## flow/config.mk

```make
export PLATFORM = sky130hd
export DESIGN_NAME = FIR_Periph
export DESIGN_NICKNAME = FIR_Periph
export VERILOG_FILES = /design/flow/design.v
export SDC_FILE = /design/flow/constraint.sdc
export NUM_CORES = 4
export LEC_CHECK = 0
export CAP_MARGIN = 15
export CORE_MARGIN = 2
export CORE_UTILIZATION = 71
export CTS_CLUSTER_DIAMETER = 31
export SETUP_SLACK_MARGIN = 4.49
export SLEW_MARGIN = 20
```

## flow/design.v

```verilog
`timescale 1ns / 1ps
module ram # 
    (parameter ADDR_WIDTH = 4, DATA_WIDTH = 32)
    (
        input                       clk,
        input                       write_enable,
        input   [ADDR_WIDTH-1:0]    addr,
        input   [DATA_WIDTH-1:0]    data_in,
        output  [DATA_WIDTH-1:0]    data_out
    );
    parameter numRegisters = 1 << (ADDR_WIDTH) ;
    reg [DATA_WIDTH-1:0] ram [numRegisters-1:0] ;
    integer i;
    always @(posedge clk) begin
        if (write_enable)
            ram[addr] <= data_in ;
    end
    assign data_out = ram[addr] ;
endmodule
`timescale 1ns / 1ps
module FIR_Periph #
(parameter C_S_AXI_ADDR_WIDTH = 8, C_S_AXI_DATA_WIDTH = 32, DATA_WIDTH =16, NUM_FILTERS=3, NUM_TAPS=15) (
    input clk,
    input calc,
    output reg calcDone,
    input channel,
    input [DATA_WIDTH-1:0] rawData,
    output reg [DATA_WIDTH-1:0] filterData,
    output reg enabled,
    input                               rd,
    input      [C_S_AXI_ADDR_WIDTH-1:0] rdAddr,
    output reg [C_S_AXI_DATA_WIDTH-1:0] rdData,
    input                               wr,
    input      [C_S_AXI_ADDR_WIDTH-1:0] wrAddr,
    input      [C_S_AXI_DATA_WIDTH-1:0] wrData,
    input reset_l
);
parameter ADDR_WIDTH = C_S_AXI_ADDR_WIDTH-$clog2(C_S_AXI_DATA_WIDTH/8);  
parameter BYTE_BITS = $clog2(C_S_AXI_DATA_WIDTH/8);
parameter TAP_ADDR_WIDTH = $clog2(NUM_TAPS);
parameter RESET = 0, IDLE = 1, CALC = 2 ;
reg [3:0] nextState, currentState;
reg [TAP_ADDR_WIDTH-1:0] hAddr, xAddr;
reg [DATA_WIDTH-1:0] hData, xData;
reg wrX[0:1];
reg [TAP_ADDR_WIDTH-1:0] currentIndex[0:1], currentIndex_D [0:1];
reg [TAP_ADDR_WIDTH-1:0]        xIndex, xIndex_D, hIndex, hIndex_D;
wire signed [DATA_WIDTH-1:0] x[1:0];
reg signed [DATA_WIDTH-1:0] MAC[0:NUM_FILTERS-1], MAC_D [0:NUM_FILTERS-1];
reg signed [2*DATA_WIDTH-1:0] MAC_D_temp [0:NUM_FILTERS-1], temp_output[0:NUM_FILTERS-1];
reg [DATA_WIDTH-1:0] y_D;
reg signed [DATA_WIDTH-1:0] atten[0:NUM_FILTERS-1], atten_D [0:NUM_FILTERS-1];
reg channel_D, channel_Q;
reg [C_S_AXI_DATA_WIDTH-1:0] status, status_D;
ram #(.ADDR_WIDTH(TAP_ADDR_WIDTH),.DATA_WIDTH(DATA_WIDTH)) ram_x0 (
    .clk(clk),
    .addr(xAddr),
    .write_enable(wrX[0]),
    .data_in(xData),
    .data_out(x[0])
);
ram #(.ADDR_WIDTH(TAP_ADDR_WIDTH),.DATA_WIDTH(DATA_WIDTH)) ram_x1 (
    .clk(clk),
    .addr(xAddr),
    .write_enable(wrX[1]),
    .data_in(xData),
    .data_out(x[1])
);
reg wrH [0:NUM_FILTERS-1];
wire signed [DATA_WIDTH-1:0] h  [0:NUM_FILTERS-1];
genvar j;
generate
    for(j=0; j<NUM_FILTERS; j=j+1) begin
        ram #(TAP_ADDR_WIDTH, DATA_WIDTH) ram_h
        (
            .clk(clk),
            .addr(hAddr),
            .write_enable(wrH[j]),
            .data_in(hData),
            .data_out(h[j])
        );
    end
endgenerate
integer i;
always @ * begin
    enabled = status[1];
    for(i=0; i<NUM_FILTERS; i=i+1) begin
        atten_D[i] = atten[i];
    end
    if ( wr & wrAddr[C_S_AXI_ADDR_WIDTH-1:BYTE_BITS]>=(NUM_FILTERS*NUM_TAPS) ) begin
        atten_D[wrAddr[C_S_AXI_ADDR_WIDTH-1:BYTE_BITS]-(NUM_FILTERS*NUM_TAPS)] = wrData;
    end
    rdData = 0;
    if(rd) begin
        rdData = status;
    end
    status_D = status;
    nextState = currentState;
    wrX[0] = 0;
    wrX[1] = 0;
    y_D = filterData;
    xIndex_D = xIndex;
    hIndex_D = hIndex;
    xAddr = 0;
    hAddr = 0;
    xData = 0;
    hData = 0;
    currentIndex_D[0] = currentIndex[0];
    currentIndex_D[1] = currentIndex[1];
    calcDone = 0;
    channel_D = channel_Q;
    for(i=0; i<NUM_FILTERS; i=i+1) begin
        wrH[i] = 0;
        MAC_D_temp[i] = 0;
        MAC_D[i] = MAC[i];
        temp_output[i] = 0;
    end
    case (currentState)
        IDLE: begin
            for(i=0; i<NUM_FILTERS; i=i+1) begin
                MAC_D[i] = 0;
            end
            if ( calc & enabled ) begin
                nextState = CALC;
                channel_D = channel;
                wrX[channel_D] = 1;
                xAddr = currentIndex[channel_D];
                xData = rawData;
                xIndex_D = currentIndex[channel_D];
                hIndex_D = 0;
            end
            else if ( wr & wrAddr[C_S_AXI_ADDR_WIDTH-1:BYTE_BITS]<(NUM_FILTERS*NUM_TAPS)) begin
                for(i=0; i<NUM_FILTERS; i=i+1) begin
                    if(wrAddr[C_S_AXI_ADDR_WIDTH-1:BYTE_BITS]>=i*NUM_TAPS && wrAddr[C_S_AXI_ADDR_WIDTH-1:BYTE_BITS]<(i+1)*NUM_TAPS) begin
                        wrH[i] = 1;
                        hAddr = wrAddr[ADDR_WIDTH+1:BYTE_BITS]-i*NUM_TAPS;
                        hData = wrData[DATA_WIDTH-1:0];
                    end
                end
            end
            if(wr & wrAddr[C_S_AXI_ADDR_WIDTH-1:BYTE_BITS]==(NUM_FILTERS*NUM_TAPS)+NUM_FILTERS) begin  
                status_D[1] = 1;
            end
        end
        CALC: begin
            hAddr = hIndex;
            xAddr = xIndex;
            for(i=0; i<NUM_FILTERS; i=i+1) begin
                MAC_D_temp[i] = (x[channel_Q]*h[i] + 32'sh4000);
                MAC_D[i] = MAC[i] + MAC_D_temp[i][2*DATA_WIDTH-2:DATA_WIDTH-1];
            end
            xIndex_D = xIndex - 1'b1;
            if(xIndex == 0) begin
                xIndex_D = NUM_TAPS - 1;
            end
            hIndex_D = hIndex + 1'b1;
            if (hIndex == NUM_TAPS - 1) begin
                nextState = IDLE;
                y_D = 0;
                for(i=0; i<NUM_FILTERS; i=i+1) begin
                    temp_output[i] = atten[i]*MAC_D[i] + 32'sh2000;
                    y_D = y_D + temp_output[i][2*DATA_WIDTH-3:DATA_WIDTH-2];
                end
                calcDone = 1;
                currentIndex_D[channel_Q] = currentIndex[channel_Q] + 1'b1;
                if(currentIndex[channel_Q] == NUM_TAPS - 1) begin
                    currentIndex_D[channel_Q] = 0;
                end
            end
        end
        RESET: begin
            xAddr = xIndex;
            wrX[0] = 1;
            wrX[1] = 1;
            xData = 0;
            xIndex_D = xIndex+1'b1;
            if(xIndex == NUM_TAPS - 1) begin
                status_D[0]=1;
                nextState = IDLE;
            end
        end
        default: begin
            nextState = IDLE;
        end
    endcase
end
always @(posedge clk) begin
    if(!reset_l) begin
        currentIndex[0] <= 0;
        currentIndex[1] <= 0;
        currentState <= RESET;
        filterData <= 0;
        xIndex <= 0;
        hIndex <= 0;
        for(i=0; i<NUM_FILTERS;i=i+1) begin
            atten[i] <= 0;
            MAC[i] <= 0;
        end
        channel_Q <= 0;
        status <= 0;
    end
    else begin
        currentState <= nextState;
        currentIndex[0] <= currentIndex_D[0];
        currentIndex[1] <= currentIndex_D[1];
        xIndex <= xIndex_D;
        hIndex <= hIndex_D;
        for(i=0; i<NUM_FILTERS; i=i+1) begin
            MAC[i] <= MAC_D[i];
            atten[i] <= atten_D[i];
        end
        filterData <= y_D;
        channel_Q <= channel_D;
        status <= status_D;
    end
end
endmodule
```

## flow/constraint.sdc

```tcl
create_clock -name core_clock -period 17.6 [get_ports {clk}]
set_input_delay 3.5200 -clock core_clock [delete_from_list [all_inputs] [get_ports {clk}]]
set_output_delay 3.5200 -clock core_clock [all_outputs]
set_load 0.01 [all_outputs]
```

## flow/run.sh

```bash
#!/bin/bash
# the make line also repeats each setting of config.mk as NAME=value (left out here)
make -C /OpenROAD-flow-scripts/flow DESIGN_CONFIG=/design/flow/config.mk WORK_HOME=/design/flow/orfs CLKGATE_MAP_FILE= finish
```

==> qor.yml, run 1 <==
initial_utilization_pct: 71.60
avgSynthCellArea_um2: 11.12
dieWidth_um: 403.9
yosys.area_share.xor_xnor_pct: 1.762
yosys_stat_area_mm2: 0.1135
aoi_oai_family_share_of_the_synthesized_area_pct: 4.763
clock_sink_count: 1414
die_height_um: 403.9
netlist.top_cell.by_instances: "sky130_fd_sc_hd__inv_1"
fp.coreArea_mm2: 0.1586
ys_top_logic_family: "adder cells"
mux_share_pct: 3.166
synthFlopType: "sky130_fd_sc_hd__edfxtp_1"
yosys.area.top_type: "sky130_fd_sc_hd__edfxtp_1"
ys_top_cells_by_count: "sky130_fd_sc_hd__inv_1, sky130_fd_sc_hd__fa_1, sky130_fd_sc_hd__nand2_1"
place.gp.congestion: 0.9582
last-stage-reached: "5_1_grt"
synthAdderAreaFrac_pct: 32.76
outcome: "did not finish"
worst_slack_at_placement_ns: -5.398
detailedPlacementHpwl_mm: 242.9
ys_seq_elements: 1414
cts.hold.buffers_added: 0
synth.yosys.num_cells: 10208
async_reset_ff_share_pct: 0
fp-row-count: 146
syn-instance-count: 10208
ctsHtreeMaxLevel: 4
sequential_cell_area_fraction_in_the_yosys_report_pct: 36.22
simple_gate_share_pct: 13.70
synth.cell_area_mm2: 0.1135
portion_of_synthesized_cell_area_occupied_by_the_leading_cell_type_pct: 33.86
edff_count_synth: 1280
clock_tree.root_cell: "sky130_fd_sc_hd__clkbuf_16"
io-pin-count: 120
buffer_ports.inserted: 63
synth_cell_type_count: 107
ys_warn_count: 22
die_area_mm2: 0.1631
cts_buffer_depth: 3
cts-buffers-inserted: 239
top_cells_by_area: "sky130_fd_sc_hd__edfxtp_1, sky130_fd_sc_hd__fa_1, sky130_fd_sc_hd__ha_1"
-- metrics by stage --
stage          cell area (µm²)  std cells  hold WS (ns)  TNS, ns
3_3_place_gp            127100      13234        0.4378   -53.30
2_1_floorplan           114900      10237        0.4209   -31.12
3_5_place_dp            127100      13234        0.4460   -60.07
4_1_cts                 138600      13803        0.4579   -32.66
-- timing repair --
item,CTS
hold endpoints to repair,0
resized,316
pin swaps,146
gates cloned,11
buffers inserted,102
setup endpoints to repair,50
==> run 2: changes to the inputs <==
- CAP_MARGIN: 15 -> 20
- CORE_UTILIZATION: 71 -> 66
- CTS_CLUSTER_DIAMETER: 31 -> unset
- SETUP_SLACK_MARGIN: 4.49 -> 3.97
- clock period: 17.6 -> 15.5 ns (I/O delays scaled with it)
==> qor.yml, run 2 <==
path_class: "in -> reg"
synth.yosys.num_cells: 10208  # unchanged
number_of_global_route_vias_before_repair: 87828
violations: "negative setup slack"
antenna_found_initial: 14
route.detailed.vias_per_inst: 5.953
synth_cell_type_count: 107  # unchanged
cp-endpoint: "filterData[7]$_SDFFE_PN0P_"
async_reset_ff_share_pct: 0  # unchanged
tritoncts: "built"
cts_buffer_depth: 3  # unchanged
place.gp.congestion: 0.9203  # -4.0%
die_height_um: 418.7  # +3.7%
worst_setup_hold_path_clk_slew_ns: 0.06
cp.buffers_inverters: 34
totalWireLength_mm: 335.3
critical_path_cell_count: 95
cts.hold.buffers_added: 0  # unchanged
hold_path_class: "reg -> reg"
critPathArrivalTime_ns: 21.72
setup.worst_path.end_class: "register"
netlist.top_cell.by_instances: "sky130_fd_sc_hd__inv_1"
timing.critical_path.from_type: "primary input"
slew_violations: 0
edff_count_synth: 1280  # unchanged
detailedPlacementHpwl_mm: 231.9  # -4.5%
dpl.cell_count: 13396  # +1.2%
final_min_period_over_clock_period_pct: 135.5
final_period_minus_worst_setup_slack_ns: 21.00
ys_warn_count: 22  # unchanged
whs_ns: 0.4618
clock_latency_ns: 0.88
log.warning_count: 71
synthAdderAreaFrac_pct: 32.76  # unchanged
critical_path.reg2reg.endpoint: "filterData[7]$_SDFFE_PN0P_"
final_cells: 13923
vias: 82879
unrepaired_setup_endpoints_after_global_routing: "yes"
detail_route.iter0.violations: 8771
critical-path-top-delay-family: "adder cells"
maxClockFrequency_ghz: 0.04763
global_route.overflow_total: 0
fp-row-count: 152  # +4.1%
buffer_ports.inserted: 63  # unchanged
post-route-drc-count: 0
grt_first_pass_wirelength_mm: 503.6
crit_path_frequent_cell: "sky130_fd_sc_hd__buf_4"
first_pass_iters: 6
mux_share_pct: 3.166  # unchanged
slew_limit_headroom_pct: 4.843
slew_worst_pin_ns: 1.426
sequential_cell_area_fraction_in_the_yosys_report_pct: 36.22  # unchanged
min-delay-start: "filterData[8]$_SDFFE_PN0P_"
timing.hold.worst_path_depth: 2
portion_of_synthesized_cell_area_occupied_by_the_leading_cell_type_pct: 33.86  # unchanged
syn-instance-count: 10208  # unchanged
aoi_oai_family_share_of_the_synthesized_area_pct: 4.763  # unchanged
top_cells_by_area: "sky130_fd_sc_hd__edfxtp_1, sky130_fd_sc_hd__fa_1, sky130_fd_sc_hd__ha_1"
ff2ff_setup_slack_ns: -3.14
hold_path_end: "filterData[8]$_SDFFE_PN0P_"
num-nets-final: 13683
clock_tree.root_cell: "sky130_fd_sc_hd__clkbuf_16"
timing.max_cap.violations: 0
ys_seq_elements: 1414  # unchanged
clock-skew-final_ns: 0.08118
initial_utilization_pct: 66.33  # -5.3 points
clock_sink_count: 1414  # unchanged
synth.cell_area_mm2: 0.1135  # unchanged
final_critical_path_setup_slack_ns: -5.496
tns_ns: -66.42
final_hold_viol_count: 0
all_layer_global_routing_usage_pct: 38.07
cp.required_ns: 16.22
ys_top_logic_family: "adder cells"
simple_gate_share_pct: 13.70  # unchanged
avgRoutedWirePerCell_um: 24.08
yosys_stat_area_mm2: 0.1135  # unchanged
ys_top_cells_by_count: "sky130_fd_sc_hd__inv_1, sky130_fd_sc_hd__fa_1, sky130_fd_sc_hd__nand2_1"
ctsHtreeMaxLevel: 4  # unchanged
outcome: "complete, but fails checks"
die_area_mm2: 0.1753  # +7.5%
cp_max_fo: 7
worst_slack_at_placement_ns: -7.046  # -1.649 ns
setup.worst_path.start: "wrAddr[2]"
fp.coreArea_mm2: 0.1712  # +7.9%
critPathSlowestCell: "sky130_fd_sc_hd__fa_1"
worst_r2r_path_depth: 89
yosys.area_share.xor_xnor_pct: 1.762  # unchanged
avgSynthCellArea_um2: 11.12  # unchanged
finalSetupViolations: 16
dieWidth_um: 418.7  # +3.7%
cts-buffers-inserted: 147  # -38%
synthFlopType: "sky130_fd_sc_hd__edfxtp_1"
cp_slowest_stage_delay_ns: 0.55
pin_count_of_the_biggest_net_entering_global_routing: 73
area_growth_pct: 22.04
ant_nets: 0
yosys.area.top_type: "sky130_fd_sc_hd__edfxtp_1"
io-pin-count: 120  # unchanged
==> run 2: metal layers <==
| layer | GRT usage, % | vias up | wire, µm |
|---|---|---|---|
| met5 | 0 | - | 87 |
| met4 | 17.41 | 12 | 17840 |
| met3 | 6.733 | 942 | 32430 |
| met2 | 62.63 | 4544 | 163100 |
| met1 | 49.78 | 41901 | 121900 |
| li1 | - | 35480 | - |
==> run 2: cell type report <==
class	count	area [µm²]
multi-input cells	6608	67840
fillers	10005	32610
diodes	8	20.02
inverters	1703	6405
clock buffers	175	3814
clock inverters	97	1012
flip-flops and latches	1414	41130
well taps	2233	2794
repair buffers	1685	15540
==> run 2: timing repair <==
action	CTS	global route
setup endpoints to repair	63	61
pin swaps	223	240
cloned	16	11
setup buffers	117	102
gates resized	390	444
==> run 2: metrics by stage <==
stage / utilization (%) / instance area, µm²
floorplan: - / 115100
global placement: 74.32 / 127200
detailed placement: 74.33 / 127200
CTS: 79.09 / 135400
global route: 80.94 / 138500
finish: 80.95 / 138600
==> run 3: changes to the inputs <==
- CTS_CLUSTER_SIZE: unset -> 68
- SETUP_SLACK_MARGIN: 3.97 -> unset
- clock period: 15.5 -> 9.74 ns (I/O delays scaled with it)
==> qor.yml, run 3 <==
ys_top_logic_family: "adder cells"
worst_r2r_path_depth: 85  # -4.5%
yosys.area_share.xor_xnor_pct: 1.762  # unchanged
outcome: "complete, but fails checks"
buffer_ports.inserted: 63  # unchanged
place_area_mm2: 0.1270  # -0.19%
initial_utilization_pct: 66.33  # unchanged
ctsHtreeMaxLevel: 4  # unchanged
slew_violations: 0  # unchanged
antenna_found_initial: 12  # -2
timing.hold.worst_path_depth: 2  # unchanged
route.detailed.vias_per_inst: 5.919  # -0.57%
async_reset_ff_share_pct: 0  # unchanged
path_class: "in -> reg"
maxClockFrequency_ghz: 0.05126
final_critical_path_setup_slack_ns: -9.769  # -4.274 ns
unrepaired_setup_endpoints_after_global_routing: "yes"
cp.buffers_inverters: 13  # -62%
ant_nets: 0  # unchanged
detailedPlacementHpwl_mm: 232.2  # +0.13%
synth.yosys.num_cells: 10208  # unchanged
worst_setup_hold_path_clk_slew_ns: 0.07  # about the same
rr_startpoint: "enabled$_SDFFE_PN0P_"
clock_tree.root_cell: "sky130_fd_sc_hd__clkbuf_16"
finalSetupViolations: 61  # +45
area_growth_pct: 22.72
totalWireLength_mm: 329.9  # -1.6%
final_period_minus_worst_setup_slack_ns: 19.51
die_area_mm2: 0.1753  # unchanged
ys_seq_elements: 1414  # unchanged
critPathSlowestCell: "sky130_fd_sc_hd__clkdlybuf4s50_1"
netlist.top_cell.by_instances: "sky130_fd_sc_hd__inv_1"
slew_limit_headroom_pct: 18.19  # +13 points
cts_buffer_depth: 3  # unchanged
mux_share_pct: 3.166  # unchanged
crit_path_frequent_cell: "sky130_fd_sc_hd__fa_1"
violations: "negative setup slack"
place.gp.congestion: 0.9497  # +3.2%
setup.worst_path.end_class: "register"
synth.cell_area_mm2: 0.1135  # unchanged
number_of_global_route_vias_before_repair: 87599  # -0.26%
finalCoreUtilization_pct: 81.40  # +0.45 points
dieWidth_um: 418.7  # unchanged
hold_path_class: "reg -> reg"
ff2ff_setup_slack_ns: -8.55  # -5.41 ns
clock_sink_count: 1414  # unchanged
portion_of_synthesized_cell_area_occupied_by_the_leading_cell_type_pct: 33.86  # unchanged
cts-buffers-inserted: 142  # -3.4%
finish.instance_area_mm2: 0.1393  # +0.56%
synthFlopType: "sky130_fd_sc_hd__edfxtp_1"
hold_path_end: "filterData[8]$_SDFFE_PN0P_"
all_layer_global_routing_usage_pct: 37.89  # -0.18 points
cp_slowest_stage_delay_ns: 0.56  # about the same
sequential_cell_area_fraction_in_the_yosys_report_pct: 36.22  # unchanged
die_height_um: 418.7  # unchanged
final_hold_viol_count: 0  # unchanged
aoi_oai_family_share_of_the_synthesized_area_pct: 4.763  # unchanged
avgRoutedWirePerCell_um: 23.71  # -1.5%
yosys.area.top_type: "sky130_fd_sc_hd__edfxtp_1"
synth_cell_type_count: 107  # unchanged
cp_max_fo: 7  # unchanged
io-pin-count: 120  # unchanged
syn-instance-count: 10208  # unchanged
clock-skew-final_ns: 0.1074  # +0.02619 ns
yosys_stat_area_mm2: 0.1135  # unchanged
first_pass_iters: 9  # +3
setup.worst_path.start: "wr"
slew_worst_pin_ns: 1.223  # -0.2032 ns
post-route-drc-count: 0  # unchanged
critPathArrivalTime_ns: 20.19  # -1.53 ns
vias: 82333  # -0.66%
critical_path_cell_count: 77  # -19%
worst_slack_at_placement_ns: -11.52  # -4.473 ns
log.warning_count: 71  # unchanged
pin_count_of_the_biggest_net_entering_global_routing: 85  # +16%
timing.max_cap.violations: 0  # unchanged
tritoncts: "built"
detail_route.iter0.violations: 7296  # -17%
edff_count_synth: 1280  # unchanged
whs_ns: 0.4507  # -0.01109 ns
global_route.overflow_total: 0  # unchanged
final_min_period_over_clock_period_pct: 200.3  # +65 points
timing.critical_path.from_type: "primary input"
min-delay-start: "filterData[8]$_SDFFE_PN0P_"
num-nets-final: 13674  # -0.066%
cp.required_ns: 10.42  # -5.80 ns
top_cells_by_area: "sky130_fd_sc_hd__edfxtp_1, sky130_fd_sc_hd__fa_1, sky130_fd_sc_hd__ha_1"
grt_first_pass_wirelength_mm: 500.0  # -0.71%
fp.coreArea_mm2: 0.1712  # unchanged
critical-path-top-delay-family: "adder cells"
avgSynthCellArea_um2: 11.12  # unchanged
critical_path.reg2reg.endpoint: "filterData[15]$_SDFFE_PN0P_"
clock_latency_ns: 0.86  # -0.02 ns
cp-endpoint: "filterData[15]$_SDFFE_PN0P_"
ys_warn_count: 22  # unchanged
fp-row-count: 152  # unchanged
synthAdderAreaFrac_pct: 32.76  # unchanged
ys_top_cells_by_count: "sky130_fd_sc_hd__inv_1, sky130_fd_sc_hd__fa_1, sky130_fd_sc_hd__nand2_1"
simple_gate_share_pct: 13.70  # unchanged
==> run 3: routing by layer <==
metal	vias up	GRT usage, %	share of wire (%)
met2	4296	62.59	48
met5	-	0	0.018
li1	35452	-	-
met3	1014	7.820	9.5
met1	41561	48.13	36
met4	10	18.28	5.7
==> run 3: stage by stage <==
step / std cells / TNS [ns]
floorplan: 10237 / -194.22
global placement: 13364 / -271.86
detailed placement: 13365 / -283.26
CTS: 13763 / -181.57
global route: 13904 / -204.82
finish: 13911 / -183.63
==> run 3: layout make-up <==
class	count	area (µm²)
fill	9968	31840
clock buffer	174	3745
sequential	1414	41130
antenna	10	25.02
clock inverter	88	1020
tap	2233	2794
inverter	1703	6406
timing repair buffer	1682	15640
multi-input combinational	6607	68570
==> run 3: repair_timing <==
action,4_1_cts,5_1_grt
resized,470,565
endpoints found under the setup margin,64,64
pin swaps,244,316
buffers inserted,123,140
gates cloned,18,8
hold endpoints to repair,0,0
hold buffers,0,0
==> run 4: changes to the inputs <==
- ABC_AREA: unset -> 1
- CAP_MARGIN: 20 -> 15
- CORE_UTILIZATION: 66 -> 71
- CTS_CLUSTER_SIZE: 68 -> unset
- SETUP_SLACK_MARGIN: unset -> 0.05
- SLEW_MARGIN: 20 -> 0
- TNS_END_PERCENT: unset -> 5
- clock period: 9.74 -> 15.5 ns (I/O delays scaled with it)
==> qor.yml, run 4 <==
place_area_mm2: 0.1265  # -0.39%
fp.coreArea_mm2: 0.1568  # -8.4%
detailedPlacementHpwl_mm: 263.3  # +13%
initial_utilization_pct: 71.68  # +5.3 points
ys_top_logic_family: "adder cells"
synth_cell_type_count: 67  # -37%
dpl.cell_count: 14272  # +6.8%
cts-buffers-inserted: 141  # -0.70%
portion_of_synthesized_cell_area_occupied_by_the_leading_cell_type_pct: 34.21  # +0.35 points
clock_sink_count: 1414  # unchanged
fp-row-count: 145  # -4.6%
synthAdderAreaFrac_pct: 33.10  # +0.34 points
yosys.area_share.xor_xnor_pct: 1.554  # -0.21 points
clock_tree.root_cell: "sky130_fd_sc_hd__clkbuf_16"
syn-instance-count: 11063  # +8.4%
mux_share_pct: 0  # -3.2 points
io-pin-count: 120  # unchanged
ctsHtreeMaxLevel: 4  # unchanged
simple_gate_share_pct: 12.52  # -1.2 points
async_reset_ff_share_pct: 0  # unchanged
outcome: "did not finish"
die_area_mm2: 0.1614  # -7.9%
ys_seq_elements: 1414  # unchanged
cts_buffer_depth: 3  # unchanged
buffer_ports.inserted: 63  # unchanged
aoi_oai_family_share_of_the_synthesized_area_pct: 6.971  # +2.2 points
sequential_cell_area_fraction_in_the_yosys_report_pct: 36.60  # +0.38 points
edff_count_synth: 1280  # unchanged
last-stage-reached: "5_1_grt"
synth.yosys.num_cells: 11063  # +8.4%
place.gp.congestion: 1.052  # +11%
top_cells_by_area: "sky130_fd_sc_hd__edfxtp_1, sky130_fd_sc_hd__fa_1, sky130_fd_sc_hd__inv_1"
ys_top_cells_by_count: "sky130_fd_sc_hd__inv_1, sky130_fd_sc_hd__nand2_1, sky130_fd_sc_hd__fa_1"
yosys.area.top_type: "sky130_fd_sc_hd__edfxtp_1"
ys_warn_count: 22  # unchanged
netlist.top_cell.by_instances: "sky130_fd_sc_hd__inv_1"
synth.cell_area_mm2: 0.1124  # -1.0%
die_height_um: 401.8  # -4.0%
dieWidth_um: 401.8  # -4.0%
yosys_stat_area_mm2: 0.1124  # -1.0%
worst_slack_at_placement_ns: -5.749  # +5.771 ns
avgSynthCellArea_um2: 10.16  # -8.7%
synthFlopType: "sky130_fd_sc_hd__edfxtp_1"
==> run 4: metrics by stage <==
stage               hold WS [ns]  utilization [%]
CTS                       0.4570            84.95
detailed placement        0.4482            80.68
global placement          0.4446            80.68
floorplan                 0.4303                -
==> run 4: timing repair <==
action | in CTS
gates resized | 307
hold buffers | 0
endpoints found under the setup margin | 16
buffers inserted | 50
pin swaps | 120
gates cloned | 14
==> run 5: changes to the inputs <==
- CAP_MARGIN: 15 -> 5
- CELL_PAD_IN_SITES_GLOBAL_PLACEMENT: unset -> 0
- CORE_ASPECT_RATIO: unset -> 1.08
- CORE_MARGIN: 2 -> 3
- CTS_CLUSTER_DIAMETER: unset -> 362
- CTS_CLUSTER_SIZE: unset -> 13
- MAX_ROUTING_LAYER: unset -> met4
- PLACE_DENSITY_LB_ADDON: unset -> 0.11
- SETUP_SLACK_MARGIN: 0.05 -> 2.6
- SLEW_MARGIN: 0 -> 25
- TNS_END_PERCENT: 5 -> unset
- clock period: 15.5 -> 24.8 ns (I/O delays scaled with it)
==> qor.yml, run 5 <==
outcome: "complete, no violations"
setup.worst_path.start: "wrAddr[2]"
critical_path.reg2reg.endpoint: "filterData[15]$_SDFFE_PN0P_"
critPathSlowestCell: "sky130_fd_sc_hd__o31ai_1"
timing.max_cap.violations: 0
tritoncts: "built"
final_hold_viol_count: 0
timing.critical_path.from_type: "primary input"
cp_slowest_stage_delay_ns: 0.71
tns_ns: 0
grt_first_pass_wirelength_mm: 508.7
regArea_mm2: 0.04112
fp-row-count: 151  # +4.1%
yosys.area.top_type: "sky130_fd_sc_hd__edfxtp_1"
cp_max_fo: 15
dieWidth_um: 388.8  # -3.2%
cp.required_ns: 25.52
avgSynthCellArea_um2: 10.16  # unchanged
worst_setup_hold_path_clk_slew_ns: 0.09
detail_route.iter0.violations: 11525
slew_worst_pin_ns: 1.230
initial_utilization_pct: 71.56  # -0.11 points
synthFlopType: "sky130_fd_sc_hd__edfxtp_1"
cts_buffer_depth: 3  # unchanged
portion_of_synthesized_cell_area_occupied_by_the_leading_cell_type_pct: 34.21  # unchanged
simple_gate_share_pct: 12.52  # unchanged
place.gp.congestion: 1.013  # -3.7%
sequential_cell_area_fraction_in_the_yosys_report_pct: 36.60  # unchanged
antenna_found_initial: 25
path_class: "in -> reg"
yosys.area_share.xor_xnor_pct: 1.554  # unchanged
ys_top_cells_by_count: "sky130_fd_sc_hd__inv_1, sky130_fd_sc_hd__nand2_1, sky130_fd_sc_hd__fa_1"
synth.yosys.num_cells: 11063  # unchanged
timing.hold.worst_path_depth: 2
min-delay-start: "status[0]$_SDFFE_PN0P_"
clock_latency_ns: 0.81
finish.instance_area_mm2: 0.1266
final_period_minus_worst_setup_slack_ns: 21.93
cts-buffers-inserted: 118  # -16%
ys_top_logic_family: "adder cells"
ant_nets: 0
clock-skew-final_ns: 0.07300
fp.coreArea_mm2: 0.1570  # +0.16%
place_area_mm2: 0.1177  # -7.0%
area.combinational_mm2: 0.06364
clock_tree.root_cell: "sky130_fd_sc_hd__clkbuf_16"
route.detailed.vias_per_inst: 6.329
unrepaired_setup_endpoints_after_global_routing: "no"
final_min_period_over_clock_period_pct: 88.43
vias: 86307
detailedPlacementHpwl_mm: 241.5  # -8.3%
ff2ff_setup_slack_ns: 6.57
cp.buffers_inverters: 22
buffer_ports.inserted: 63  # unchanged
syn-instance-count: 11063  # unchanged
global_route.overflow_total: 0
async_reset_ff_share_pct: 0  # unchanged
pin_count_of_the_biggest_net_entering_global_routing: 72
all_layer_global_routing_usage_pct: 43.24
finalCoreUtilization_pct: 80.62
top_cells_by_area: "sky130_fd_sc_hd__edfxtp_1, sky130_fd_sc_hd__fa_1, sky130_fd_sc_hd__inv_1"
hold_path_end: "status[0]$_SDFFE_PN0P_"
log.warning_count: 66
worst_r2r_path_depth: 97
critical-path-top-delay-family: "adder cells"
first_pass_iters: 8
edff_count_synth: 1280  # unchanged
io-pin-count: 120  # unchanged
whs_ns: 0.4546
cts.hold.buffers_added: 0  # unchanged
die_height_um: 419.4  # +4.4%
post-route-drc-count: 0
slew_violations: 0
rr_startpoint: "currentState[2]$_DFF_P_"
aoi_oai_family_share_of_the_synthesized_area_pct: 6.971  # unchanged
finalSetupViolations: 0
critPathArrivalTime_ns: 22.65
synth_cell_type_count: 67  # unchanged
area_growth_pct: 12.66
setup.worst_path.end_class: "register"
synth.cell_area_mm2: 0.1124  # unchanged
slew_limit_headroom_pct: 17.81
hold_path_class: "reg -> reg"
clock_sink_count: 1414  # unchanged
ys_warn_count: 22  # unchanged
synthAdderAreaFrac_pct: 33.10  # unchanged
yosys_stat_area_mm2: 0.1124  # unchanged
number_of_global_route_vias_before_repair: 86542
num-nets-final: 13620
ys_seq_elements: 1414  # unchanged
die_area_mm2: 0.1631  # +1.0%
mux_share_pct: 0  # unchanged
avgRoutedWirePerCell_um: 26.34
n_fill_cell: 9266
ctsHtreeMaxLevel: 3  # -1
maxClockFrequency_ghz: 0.04560
netlist.top_cell.by_instances: "sky130_fd_sc_hd__inv_1"
totalWireLength_mm: 359.2
critical_path_cell_count: 85
cp-endpoint: "filterData[15]$_SDFFE_PN0P_"
==> run 5: stage by stage <==
step / setup WS [ns] / cells
after floorplan: 3.089 / 11092
after global placement: 0.1745 / 13179
after detailed placement: -0.1193 / 13184
after CTS: 2.607 / 13432
after global routing: 2.219 / 13623
final: 2.870 / 13636
==> run 5: what timing repair did <==
| item | CTS | global route |
|---|---|---|
| resized | 223 | 471 |
| setup buffers | 70 | 145 |
| pin swaps | 36 | 189 |
| cloned | 16 | 18 |
| setup endpoints to repair | 13 | 11 |
==> run 5: per-layer routing <==
metal	share of wire [%]	GRT usage, %	routed length (µm)	up-vias
met5	0	-	0	-
met2	46	66.62	165900	6676
li1	-	-	-	35809
met4	8.0	25.44	28670	0
met1	32	53.06	116600	42087
met3	13	9.820	48040	1735
==> run 5: layout make-up <==
cell class	instances	share of cell area (%)
diodes	33	0.06524
clock buffers	155	2.459
clock inverters	7	0.1216
inverters	2203	6.669
multi-input cells	7006	50.28
flip-flops and latches	1414	32.49
well taps	2065	2.041
repair buffers	747	5.836
repair inverters	6	0.04152
==> run 6: changes to the inputs <==
- ABC_AREA: 1 -> unset
- CAP_MARGIN: 5 -> 20
- CELL_PAD_IN_SITES_GLOBAL_PLACEMENT: 0 -> unset
- CORE_ASPECT_RATIO: 1.08 -> unset
- CORE_MARGIN: 3 -> 2
- CORE_UTILIZATION: 71 -> 70
- CTS_CLUSTER_DIAMETER: 362 -> unset
- CTS_CLUSTER_SIZE: 13 -> unset
- MAX_ROUTING_LAYER: met4 -> unset
- PLACE_DENSITY: unset -> 0.6
- PLACE_DENSITY_LB_ADDON: 0.11 -> unset
- SETUP_SLACK_MARGIN: 2.6 -> unset
- SLEW_MARGIN: 25 -> 20
- clock period: 24.8 -> 20.7 ns (I/O delays scaled with it)
==> qor.yml, run 6 <==
outcome: "complete, but fails checks"
violations: "negative setup slack"
sequential_cell_area_fraction_in_the_yosys_report_pct: 36.22  # -0.38 points
clock_tree.root_cell: "sky130_fd_sc_hd__clkbuf_16"
yosys.area_share.xor_xnor_pct: 1.762  # +0.21 points
synthFlopType: "sky130_fd_sc_hd__edfxtp_1"
post-route-drc-count: 0  # unchanged
maxClockFrequency_ghz: 0.04442
detailedPlacementHpwl_mm: 230.3  # -4.6%
num-nets-final: 13520  # -0.73%
met3_layer_wire_length_in_the_routed_design_mm: 34.70  # -28%
clock_sink_count: 1414  # unchanged
ys_warn_count: 22  # unchanged
yosys_stat_area_mm2: 0.1135  # +1.0%
min-delay-start: "filterData[0]$_SDFFE_PN0P_"
area_growth_pct: 18.96
drt-met1-wl_mm: 115.2  # -1.2%
place_area_mm2: 0.1258  # +6.9%
worst_slack_at_placement_ns: -3.486  # -3.367 ns
log.warning_count: 71  # +7.6%
route.detailed.vias_per_inst: 6.087  # -3.8%
final_period_minus_worst_setup_slack_ns: 22.51
critPathSlowestCell: "sky130_fd_sc_hd__fa_2"
edff_count_synth: 1280  # unchanged
avgSynthCellArea_um2: 11.12  # +9.5%
totalWireLength_mm: 334.7  # -6.8%
final_critical_path_setup_slack_ns: -1.814  # -4.683 ns
portion_of_synthesized_cell_area_occupied_by_the_leading_cell_type_pct: 33.86  # -0.35 points
aoi_oai_family_share_of_the_synthesized_area_pct: 4.763  # -2.2 points
grt_first_pass_wirelength_mm: 506.3  # -0.47%
critical_path.reg2reg.endpoint: "filterData[15]$_SDFFE_PN0P_"
clock_latency_ns: 0.85  # +0.04 ns
timing.critical_path.from_type: "primary input"
whs_ns: 0.4547  # +0.00006300 ns
synth.cell_area_mm2: 0.1135  # +1.0%
die_area_mm2: 0.1654  # +1.5%
hold_path_class: "reg -> reg"
critPathArrivalTime_ns: 23.16  # +0.51 ns
final_min_period_over_clock_period_pct: 108.8  # +20 points
rr_startpoint: "currentState[1]$_DFF_P_"
cp_max_fo: 8  # -7
detail_route.iter0.violations: 8758  # -24%
ys_seq_elements: 1414  # unchanged
cts_buffer_depth: 3  # unchanged
cp.required_ns: 21.35  # -4.17 ns
setup.worst_path.start: "wrAddr[2]"
cts-buffers-inserted: 141  # +19%
cp.buffers_inverters: 16  # -27%
buffer_ports.inserted: 63  # unchanged
synthAdderAreaFrac_pct: 32.76  # -0.34 points
timing.hold.worst_path_depth: 2  # unchanged
finish.instance_area_mm2: 0.1351  # +6.7%
first_pass_iters: 9  # +1
cp-endpoint: "filterData[15]$_SDFFE_PN0P_"
cp_slowest_stage_delay_ns: 0.62  # -0.09 ns
io-pin-count: 120  # unchanged
ys_top_cells_by_count: "sky130_fd_sc_hd__inv_1, sky130_fd_sc_hd__fa_1, sky130_fd_sc_hd__nand2_1"
mux_share_pct: 3.166  # +3.2 points
clock-skew-final_ns: 0.06636  # -0.006638 ns
timing.max_cap.violations: 0  # unchanged
avgRoutedWirePerCell_um: 24.45  # -7.2%
async_reset_ff_share_pct: 0  # unchanged
setup.worst_path.end_class: "register"
synth.yosys.num_cells: 10208  # -7.7%
n_fill_cell: 8692  # -6.2%
ctsHtreeMaxLevel: 4  # +1
simple_gate_share_pct: 13.70  # +1.2 points
pin_count_of_the_biggest_net_entering_global_routing: 68  # -5.6%
critical_path_cell_count: 82  # -3.5%
die_height_um: 406.7  # -3.0%
global_route.overflow_total: 0  # unchanged
final_cells: 13689  # +0.39%
routed-wl-met2_mm: 161.8  # -2.4%
final_hold_viol_count: 0  # unchanged
slew_worst_pin_ns: 1.183  # -0.04702 ns
dpl.cell_count: 13196  # +0.091%
top_cells_by_area: "sky130_fd_sc_hd__edfxtp_1, sky130_fd_sc_hd__fa_1, sky130_fd_sc_hd__ha_1"
initial_utilization_pct: 70.62  # -0.94 points
place.gp.congestion: 0.9550  # -5.8%
area.combinational_mm2: 0.06630  # +4.2%
vias: 83331  # -3.4%
fp.coreArea_mm2: 0.1608  # +2.4%
slew_violations: 0  # unchanged
syn-instance-count: 10208  # -7.7%
top_layer_used: "met5"
ys_top_logic_family: "adder cells"
ff2ff_setup_slack_ns: 0.91  # -5.66 ns
critical-path-top-delay-family: "adder cells"
synth_cell_type_count: 107  # +60%
antenna_found_initial: 11  # -56%
dieWidth_um: 406.7  # +4.6%
unrepaired_setup_endpoints_after_global_routing: "yes"
path_class: "in -> reg"
slew_limit_headroom_pct: 20.85  # +3.0 points
crit_path_frequent_cell: "sky130_fd_sc_hd__fa_1"
worst_setup_hold_path_clk_slew_ns: 0.06  # -0.03 ns
hold_path_end: "filterData[0]$_SDFFE_PN0P_"
regArea_mm2: 0.04113  # about the same
fp-row-count: 147  # -2.6%
finalSetupViolations: 10  # +10
netlist.top_cell.by_instances: "sky130_fd_sc_hd__inv_1"
worst_r2r_path_depth: 83  # -14%
number_of_global_route_vias_before_repair: 88510  # +2.3%
ant_nets: 0  # unchanged
tritoncts: "built"
all_layer_global_routing_usage_pct: 41.00  # -2.2 points
yosys.area.top_type: "sky130_fd_sc_hd__edfxtp_1"
==> run 6: final cells by class <==
cell class	count	share of cell area, %
Timing Repair Buffer	1525	10.14
Sequential cell	1414	30.45
Clock buffer	173	2.756
Clock inverter	83	0.7865
Antenna cell	20	0.03706
Multi-Input combinational cell	6611	49.09
Inverter	1703	4.740
Tap cell	2160	2.001
==> run 6: through the flow <==
stage / util, % / TNS [ns]
2_1_floorplan: - / -1.738
3_3_place_gp: 78.26 / -22.74
3_5_place_dp: 78.27 / -27.01
4_1_cts: 83.03 / -5.121
5_1_grt: 83.99 / -16.45
6_report: 84.02 / -10.74
==> run 6: timing repair <==
action / in CTS / in global routing
pin swaps: 158 / 112
setup endpoints to repair: 14 / 13
gates cloned: 15 / 2
hold buffers: 0 / 0
gates resized: 293 / 186
buffers inserted: 133 / 72
==> run 6: layer usage <==
layer | up-vias | global-route usage, %
met1 | 41592 | 50.24
met2 | 5221 | 67.55
met4 | 8 | 24.10
met5 | - | 0
li1 | 35177 | -
met3 | 1333 | 8.791
==> run 7: changes to the inputs <==
- ABC_AREA: unset -> 1
- CAP_MARGIN: 20 -> 5
- CELL_PAD_IN_SITES_GLOBAL_PLACEMENT: unset -> 0
- CORE_ASPECT_RATIO: unset -> 1.08
- CORE_MARGIN: 2 -> 3
- CORE_UTILIZATION: 70 -> 71
- CTS_CLUSTER_DIAMETER: unset -> 28
- CTS_CLUSTER_SIZE: unset -> 13
- MAX_ROUTING_LAYER: unset -> met4
- PLACE_DENSITY: 0.6 -> unset
- PLACE_DENSITY_LB_ADDON: unset -> 0.11
- SETUP_SLACK_MARGIN: unset -> 5.0
- SLEW_MARGIN: 20 -> 25
- clock period: 20.7 -> 20.2 ns (I/O delays scaled with it)
==> qor.yml, run 7 <==
outcome: "did not finish"
last-stage-reached: "5_1_grt"
stop_error: "[ERROR GRT-0232] Routing congestion too high. Check the congestion heatmap in the GUI."
yosys.area.top_type: "sky130_fd_sc_hd__edfxtp_1"
synth_cell_type_count: 67  # -37%
synth.yosys.num_cells: 11063  # +8.4%
die_height_um: 419.4  # +3.1%
netlist.top_cell.by_instances: "sky130_fd_sc_hd__inv_1"
all_layer_global_routing_usage_pct: 80.25
top_cells_by_area: "sky130_fd_sc_hd__edfxtp_1, sky130_fd_sc_hd__fa_1, sky130_fd_sc_hd__inv_1"
aoi_oai_family_share_of_the_synthesized_area_pct: 6.971  # +2.2 points
clock_sink_count: 1414  # unchanged
fp.coreArea_mm2: 0.1570  # -2.3%
buffer_ports.inserted: 63  # unchanged
ys_warn_count: 22  # unchanged
ctsHtreeMaxLevel: 4  # unchanged
detailedPlacementHpwl_mm: 255.8  # +11%
initial_utilization_pct: 71.56  # +0.94 points
dpl.cell_count: 14207  # +7.7%
synthFlopType: "sky130_fd_sc_hd__edfxtp_1"
synthAdderAreaFrac_pct: 33.10  # +0.34 points
ys_seq_elements: 1414  # unchanged
clock_tree.root_cell: "sky130_fd_sc_hd__clkbuf_16"
ys_top_logic_family: "adder cells"
async_reset_ff_share_pct: 0  # unchanged
synth.cell_area_mm2: 0.1124  # -1.0%
cts-buffers-inserted: 238  # +69%
sequential_cell_area_fraction_in_the_yosys_report_pct: 36.60  # +0.38 points
simple_gate_share_pct: 12.52  # -1.2 points
io-pin-count: 120  # unchanged
avgSynthCellArea_um2: 10.16  # -8.7%
cts_buffer_depth: 3  # unchanged
yosys_stat_area_mm2: 0.1124  # -1.0%
syn-instance-count: 11063  # +8.4%
edff_count_synth: 1280  # unchanged
global_route.overflow_total: 765
place.gp.congestion: 1.024  # +7.2%
fp-row-count: 151  # +2.7%
ys_top_cells_by_count: "sky130_fd_sc_hd__inv_1, sky130_fd_sc_hd__nand2_1, sky130_fd_sc_hd__fa_1"
yosys.area_share.xor_xnor_pct: 1.554  # -0.21 points
dieWidth_um: 388.8  # -4.4%
portion_of_synthesized_cell_area_occupied_by_the_leading_cell_type_pct: 34.21  # +0.35 points
die_area_mm2: 0.1631  # -1.4%
mux_share_pct: 0  # -3.2 points
==> run 7: routing by layer <==
layer  GRT usage [%]  GRT overflow
met1           80.50            82
met2           93.85           337
met3           66.42           109
met4           73.26           237
met5               -             -
==> run 7: metrics by stage <==
| step | setup WS [ns] | area [µm²] |
|---|---|---|
| detailed placement | -1.882 | 126700 |
| CTS | 0.04772 | 139500 |
| global placement | -1.425 | 126600 |
| floorplan | 0.6823 | 113800 |
==> run 7: repair_timing <==
item                       CTS
setup endpoints to repair   16
pin swaps                  237
buffers inserted           189
hold buffers                 0
resized                    621
gates cloned                14
==> run 8: changes to the inputs <==
- CAP_MARGIN: 5 -> 20
- CELL_PAD_IN_SITES_GLOBAL_PLACEMENT: 0 -> unset
- CORE_ASPECT_RATIO: 1.08 -> unset
- CORE_MARGIN: 3 -> 2
- CTS_CLUSTER_DIAMETER: 28 -> unset
- CTS_CLUSTER_SIZE: 13 -> unset
- MAX_ROUTING_LAYER: met4 -> unset
- PLACE_DENSITY_LB_ADDON: 0.11 -> unset
- SETUP_SLACK_MARGIN: 5.0 -> 0.4
- SLEW_MARGIN: 25 -> 20
- clock period: 20.2 -> 15.5 ns (I/O delays scaled with it)
==> qor.yml, run 8 <==
top_cells_by_area: "sky130_fd_sc_hd__edfxtp_1, sky130_fd_sc_hd__fa_1, sky130_fd_sc_hd__inv_1"
clock_tree.root_cell: "sky130_fd_sc_hd__clkbuf_16"
clock_sink_count: 1414  # unchanged
cts-buffers-inserted: 141  # -41%
avgSynthCellArea_um2: 10.16  # unchanged
global_route.overflow_total: 794
simple_gate_share_pct: 12.52  # unchanged
fp.coreArea_mm2: 0.1568  # -0.16%
last-stage-reached: "5_1_grt"
die_area_mm2: 0.1614  # -0.99%
portion_of_synthesized_cell_area_occupied_by_the_leading_cell_type_pct: 34.21  # unchanged
yosys_stat_area_mm2: 0.1124  # unchanged
synth_cell_type_count: 67  # unchanged
synthAdderAreaFrac_pct: 33.10  # unchanged
stop_error: "[ERROR GRT-0232] Routing congestion too high. Check the congestion heatmap in the GUI."
outcome: "did not finish"
sequential_cell_area_fraction_in_the_yosys_report_pct: 36.60  # unchanged
async_reset_ff_share_pct: 0  # unchanged
syn-instance-count: 11063  # unchanged
ys_top_cells_by_count: "sky130_fd_sc_hd__inv_1, sky130_fd_sc_hd__nand2_1, sky130_fd_sc_hd__fa_1"
synth.cell_area_mm2: 0.1124  # unchanged
detailedPlacementHpwl_mm: 271.0  # +6.0%
buffer_ports.inserted: 63  # unchanged
ctsHtreeMaxLevel: 4  # unchanged
place.gp.congestion: 1.017  # -0.66%
mux_share_pct: 0  # unchanged
aoi_oai_family_share_of_the_synthesized_area_pct: 6.971  # unchanged
cts.hold.buffers_added: 0  # unchanged
yosys.area_share.xor_xnor_pct: 1.554  # unchanged
synth.yosys.num_cells: 11063  # unchanged
die_height_um: 401.8  # -4.2%
synthFlopType: "sky130_fd_sc_hd__edfxtp_1"
ys_top_logic_family: "adder cells"
initial_utilization_pct: 71.68  # +0.11 points
yosys.area.top_type: "sky130_fd_sc_hd__edfxtp_1"
dieWidth_um: 401.8  # +3.3%
netlist.top_cell.by_instances: "sky130_fd_sc_hd__inv_1"
place_area_mm2: 0.1275  # +0.62%
ys_seq_elements: 1414  # unchanged
edff_count_synth: 1280  # unchanged
ys_warn_count: 22  # unchanged
fp-row-count: 145  # -4.0%
cts_buffer_depth: 3  # unchanged
io-pin-count: 120  # unchanged
all_layer_global_routing_usage_pct: 80.43
## run 8: timing repair
| item | CTS |
|---|---|
| cloned | 12 |
| pin swaps | 282 |
| gates resized | 690 |
| endpoints found under the hold margin | 0 |
| setup endpoints to repair | 16 |
| buffers inserted | 175 |
## run 8: per-layer routing
metal / track usage (%) / GRT overflow
met3: 69.97 / 117
met1: 81.16 / 80
met4: 75.02 / 276
met2: 93.00 / 313
met5: 52.22 / 8
## run 8: per-stage QoR
stage,worst slack [ns],instances,hold slack [ns]
floorplan,-3.078,11092,0.4303
global placement,-5.613,14298,0.4409
detailed placement,-5.812,14299,0.4486
CTS,-3.536,14745,0.4578
==> run 9: changes to the inputs <==
- ABC_AREA: 1 -> unset
- CORE_UTILIZATION: 71 -> 66
- SETUP_SLACK_MARGIN: 0.4 -> 4.49
- clock period: 15.5 -> 17.6 ns (I/O delays scaled with it)
==> qor.yml, run 9 <==
outcome: "complete, but fails checks"
violations: "negative setup slack"
buffer_ports.inserted: 63  # unchanged
critPathArrivalTime_ns: 21.99
ys_top_cells_by_count: "sky130_fd_sc_hd__inv_1, sky130_fd_sc_hd__fa_1, sky130_fd_sc_hd__nand2_1"
ff2ff_setup_slack_ns: -1.10
grt_first_pass_wirelength_mm: 495.0
portion_of_synthesized_cell_area_occupied_by_the_leading_cell_type_pct: 33.86  # -0.35 points
clock_latency_ns: 0.84
cp_slowest_stage_delay_ns: 0.57
clock_tree.root_cell: "sky130_fd_sc_hd__clkbuf_16"
critical_path_cell_count: 85
log.warning_count: 70
min-delay-start: "status[0]$_SDFFE_PN0P_"
crit_path_frequent_cell: "sky130_fd_sc_hd__fa_1"
die_area_mm2: 0.1753  # +8.6%
yosys.area_share.xor_xnor_pct: 1.762  # +0.21 points
cp_max_fo: 8
hold_path_end: "status[0]$_SDFFE_PN0P_"
cts_buffer_depth: 3  # unchanged
dieWidth_um: 418.7  # +4.2%
initial_utilization_pct: 66.33  # -5.3 points
synth_cell_type_count: 107  # +60%
critical_path.reg2reg.endpoint: "filterData[15]$_SDFFE_PN0P_"
ys_seq_elements: 1414  # unchanged
path_class: "in -> reg"
timing.hold.worst_path_depth: 2
timing.critical_path.from_type: "primary input"
first_pass_iters: 8
syn-instance-count: 10208  # -7.7%
clock_sink_count: 1414  # unchanged
worst_setup_hold_path_clk_slew_ns: 0.07
totalWireLength_mm: 320.0
top_cells_by_area: "sky130_fd_sc_hd__edfxtp_1, sky130_fd_sc_hd__fa_1, sky130_fd_sc_hd__ha_1"
netlist.top_cell.by_instances: "sky130_fd_sc_hd__inv_1"
fp-row-count: 152  # +4.8%
unrepaired_setup_endpoints_after_global_routing: "yes"
synth.cell_area_mm2: 0.1135  # +1.0%
antenna_found_initial: 6
critical-path-top-delay-family: "adder cells"
cp.required_ns: 18.27
vias: 81368
number_of_global_route_vias_before_repair: 87353
global_route.peak_usage_layer: "met2"
detail_route.iter0.violations: 7575
timing.max_cap.violations: 0
worst_slack_at_placement_ns: -5.317  # +0.4951 ns
final_period_minus_worst_setup_slack_ns: 21.32
fp.coreArea_mm2: 0.1712  # +9.2%
global_route.overflow_total: 0
simple_gate_share_pct: 13.70  # +1.2 points
ys_top_logic_family: "adder cells"
worst_r2r_path_depth: 82
area_growth_pct: 21.28
pin_count_of_the_biggest_net_entering_global_routing: 88
whs_ns: 0.4438
sequential_cell_area_fraction_in_the_yosys_report_pct: 36.22  # -0.38 points
edff_count_synth: 1280  # unchanged
tritoncts: "built"
slew_violations: 0
final_min_period_over_clock_period_pct: 121.1
yosys.area.top_type: "sky130_fd_sc_hd__edfxtp_1"
final_hold_viol_count: 0
cp.buffers_inverters: 19
avgSynthCellArea_um2: 11.12  # +9.5%
globalRouteMet1Util_pct: 47.27
mux_share_pct: 3.166  # +3.2 points
hold_path_class: "reg -> reg"
async_reset_ff_share_pct: 0  # unchanged
ys_warn_count: 22  # unchanged
place.gp.congestion: 0.9195  # -9.6%
cts.hold.buffers_added: 0  # unchanged
rr_startpoint: "currentState[1]$_DFF_P_"
ctsHtreeMaxLevel: 4  # unchanged
post-route-drc-count: 0
finalSetupViolations: 16
num-nets-final: 13627
cts-buffers-inserted: 146  # +3.5%
yosys_stat_area_mm2: 0.1135  # +1.0%
clock-skew-final_ns: 0.04895
detailedPlacementHpwl_mm: 227.3  # -16%
all_layer_global_routing_usage_pct: 37.27
maxClockFrequency_ghz: 0.04691
io-pin-count: 120  # unchanged
slew_limit_headroom_pct: 21.80
synth.yosys.num_cells: 10208  # -7.7%
tns_ns: -35.72
setup.worst_path.start: "wr"
critPathSlowestCell: "sky130_fd_sc_hd__clkdlybuf4s50_1"
synthAdderAreaFrac_pct: 32.76  # -0.34 points
aoi_oai_family_share_of_the_synthesized_area_pct: 4.763  # -2.2 points
die_height_um: 418.7  # +4.2%
groute.layer.met2.usage_pct: 62.46
synthFlopType: "sky130_fd_sc_hd__edfxtp_1"
route.detailed.vias_per_inst: 5.873
cp-endpoint: "filterData[15]$_SDFFE_PN0P_"
ant_nets: 0
grt_use_met3_pct: 6.368
final_critical_path_setup_slack_ns: -3.717
slew_worst_pin_ns: 1.173
avgRoutedWirePerCell_um: 23.10
setup.worst_path.end_class: "register"
[run 9: final cells by class]
cell class                 instances  area (µm²)
clock inverter                    81       958.4
inverter                        1703        6411
clock buffer                     183        3822
timing repair buffer            1631       15040
tap                             2233        2794
antenna                            3       7.507
multi-input combinational       6607       67530
sequential                      1414       41130
fill                           10181       33470
[run 9: repair_timing]
| action | 4_1_cts | 5_1_grt |
|---|---|---|
| cloned | 16 | 2 |
| endpoints found under the setup margin | 46 | 36 |
| setup buffers | 173 | 54 |
| gates resized | 512 | 283 |
| pin swaps | 273 | 163 |
[run 9: through the flow]
step | instances | utilization [%] | cell area (µm²)
after floorplan | 10237 | - | 114900
after global placement | 13340 | 74.01 | 126700
after detailed placement | 13340 | 74.01 | 126700
after CTS | 13793 | 79.36 | 135800
after global routing | 13852 | 80.44 | 137700
final | 13855 | 80.44 | 137700
[run 9: metal layers]
layer | share of wire, % | vias to the layer above
met1 | 37 | 41238
met2 | 49 | 3886
met3 | 8.4 | 854
met4 | 5.5 | 2
li1 | - | 35388
met5 | 0.0034 | -
==> run 10: changes to the inputs <==
- CAP_MARGIN: 20 -> 0
- CORE_UTILIZATION: 66 -> 40
- CTS_CLUSTER_DIAMETER: unset -> 364
- GPL_TIMING_DRIVEN: unset -> 0
- SETUP_SLACK_MARGIN: 4.49 -> 2.03
- SLEW_MARGIN: 20 -> 10
- TNS_END_PERCENT: unset -> 5
- clock period: 17.6 -> 24.0 ns (I/O delays scaled with it)
==> qor.yml, run 10 <==
outcome: "complete, no violations"
timing.hold.worst_path_depth: 2  # unchanged
place.gp.congestion: 0.9559  # +4.0%
die_area_mm2: 0.2881  # +64%
final_cells: 14600  # +5.4%
clock_latency_ns: 0.88  # +0.04 ns
hold_path_class: "reg -> reg"
avgRoutedWirePerCell_um: 24.69  # +6.9%
ys_warn_count: 22  # unchanged
avgSynthCellArea_um2: 11.12  # unchanged
rr_startpoint: "currentState[1]$_DFF_P_"
number_of_global_route_vias_before_repair: 82793  # -5.2%
detailedPlacementHpwl_mm: 269.9  # +19%
all_layer_global_routing_usage_pct: 25.29  # -12 points
pin_count_of_the_biggest_net_entering_global_routing: 49  # -44%
buffer_ports.inserted: 61  # -3.2%
slew_limit_headroom_pct: 13.57  # -8.2 points
worst_setup_hold_path_clk_slew_ns: 0.05  # -0.02 ns
timing.max_cap.violations: 0  # unchanged
synth_cell_type_count: 107  # unchanged
top_cells_by_area: "sky130_fd_sc_hd__edfxtp_1, sky130_fd_sc_hd__fa_1, sky130_fd_sc_hd__ha_1"
first_pass_iters: 6  # -2
path_class: "in -> reg"
ctsHtreeMaxLevel: 4  # unchanged
ys_top_logic_family: "adder cells"
dpl.cell_count: 14097  # +5.7%
slew_violations: 0  # unchanged
final_min_period_over_clock_period_pct: 98.65  # -22 points
synthFlopType: "sky130_fd_sc_hd__edfxtp_1"
antenna_found_initial: 25  # +19
ys_seq_elements: 1414  # unchanged
critPathSlowestCell: "sky130_fd_sc_hd__fa_1"
hold_path_end: "filterData[13]$_SDFFE_PN0P_"
yosys_stat_area_mm2: 0.1135  # unchanged
route.detailed.vias_per_inst: 5.414  # -7.8%
setup.worst_path.start: "wrAddr[2]"
tns_ns: 0  # +35.72 ns
fp.coreArea_mm2: 0.2823  # +65%
aoi_oai_family_share_of_the_synthesized_area_pct: 4.763  # unchanged
min-delay-start: "filterData[13]$_SDFFE_PN0P_"
detail_route.iter0.violations: 7544  # -0.41%
log.warning_count: 68  # -2.9%
cp.buffers_inverters: 22  # +3
io-pin-count: 120  # unchanged
ant_nets: 0  # unchanged
slew_worst_pin_ns: 1.297  # +0.1235 ns
totalWireLength_mm: 360.5  # +13%
post-route-drc-count: 0  # unchanged
cp.required_ns: 24.68  # +6.41 ns
sequential_cell_area_fraction_in_the_yosys_report_pct: 36.22  # unchanged
final_period_minus_worst_setup_slack_ns: 23.68
num-nets-final: 12842  # -5.8%
die_height_um: 536.7  # +28%
critical_path.reg2reg.endpoint: "filterData[15]$_SDFFE_PN0P_"
grt_first_pass_wirelength_mm: 538.5  # +8.8%
critPathArrivalTime_ns: 24.35  # +2.36 ns
initial_utilization_pct: 40.22  # -26 points
simple_gate_share_pct: 13.70  # unchanged
cp_max_fo: 10  # +2
yosys.area.top_type: "sky130_fd_sc_hd__edfxtp_1"
global_route.overflow_total: 0  # unchanged
timing.critical_path.from_type: "primary input"
yosys.area_share.xor_xnor_pct: 1.762  # unchanged
async_reset_ff_share_pct: 0  # unchanged
synth.cell_area_mm2: 0.1135  # unchanged
setup.worst_path.end_class: "register"
crit_path_frequent_cell: "sky130_fd_sc_hd__fa_1"
unrepaired_setup_endpoints_after_global_routing: "yes"
netlist.top_cell.by_instances: "sky130_fd_sc_hd__inv_1"
final_hold_viol_count: 0  # unchanged
synth.yosys.num_cells: 10208  # unchanged
edff_count_synth: 1280  # unchanged
clock_tree.root_cell: "sky130_fd_sc_hd__clkbuf_16"
ff2ff_setup_slack_ns: 4.02  # +5.12 ns
syn-instance-count: 10208  # unchanged
tritoncts: "built"
cp-endpoint: "filterData[15]$_SDFFE_PN0P_"
cts_buffer_depth: 4  # +1
fp-row-count: 195  # +28%
area_growth_pct: 16.50
cts.hold.buffers_added: 0  # unchanged
ys_top_cells_by_count: "sky130_fd_sc_hd__inv_1, sky130_fd_sc_hd__fa_1, sky130_fd_sc_hd__nand2_1"
portion_of_synthesized_cell_area_occupied_by_the_leading_cell_type_pct: 33.86  # unchanged
mux_share_pct: 3.166  # unchanged
worst_r2r_path_depth: 84  # +2.4%
dieWidth_um: 536.7  # +28%
finalSetupViolations: 0  # -16
clock-skew-final_ns: 0.1270  # +0.07802 ns
clock_sink_count: 1414  # unchanged
cts-buffers-inserted: 156  # +6.8%
critical_path_cell_count: 88  # +3.5%
maxClockFrequency_ghz: 0.04224
synthAdderAreaFrac_pct: 32.76  # unchanged
cp_slowest_stage_delay_ns: 0.55  # -0.02 ns
vias: 79045  # -2.9%
critical-path-top-delay-family: "adder cells"
[run 10: layer usage]
layer	share of wire, %	vias to the layer above	routed length, µm	global-route usage (%)
met4	4.8	8	17210	10.44
met2	45	3632	163900	39.78
met5	0.016	-	57	0
met1	40	40755	145900	34.33
met3	9.3	791	33410	4.888
li1	-	33859	-	-
[run 10: area by class of cell]
class,count,area [µm²]
Multi-Input combinational cell,6607,67140
Antenna cell,29,72.57
Fill cell,25403,150000
Timing Repair Buffer,323,3552
Clock inverter,80,636.9
Clock buffer,188,4106
Inverter,1703,6400
Buffer,513,4554
Sequential cell,1414,41120
Tap cell,3743,4683
[run 10: timing repair]
action                                  4_1_cts  5_1_grt
gates resized                               829      155
setup buffers                               177       28
pin swaps                                   131       69
endpoints found under the setup margin       16       13
[run 10: stage by stage]
step | hold slack [ns] | worst slack (ns) | cell area [µm²] | util (%)
3_5_place_dp | 0.4487 | -5.024 | 121600 | 43.09
4_1_cts | 0.4569 | 0.2356 | 131400 | 46.55
6_report | 0.4541 | 0.3234 | 132300 | 46.85
2_1_floorplan | 0.4209 | 1.537 | 114400 | -
3_3_place_gp | 0.4394 | -5.063 | 119700 | 42.42
5_1_grt | 0.4749 | -0.3612 | 132200 | 46.83
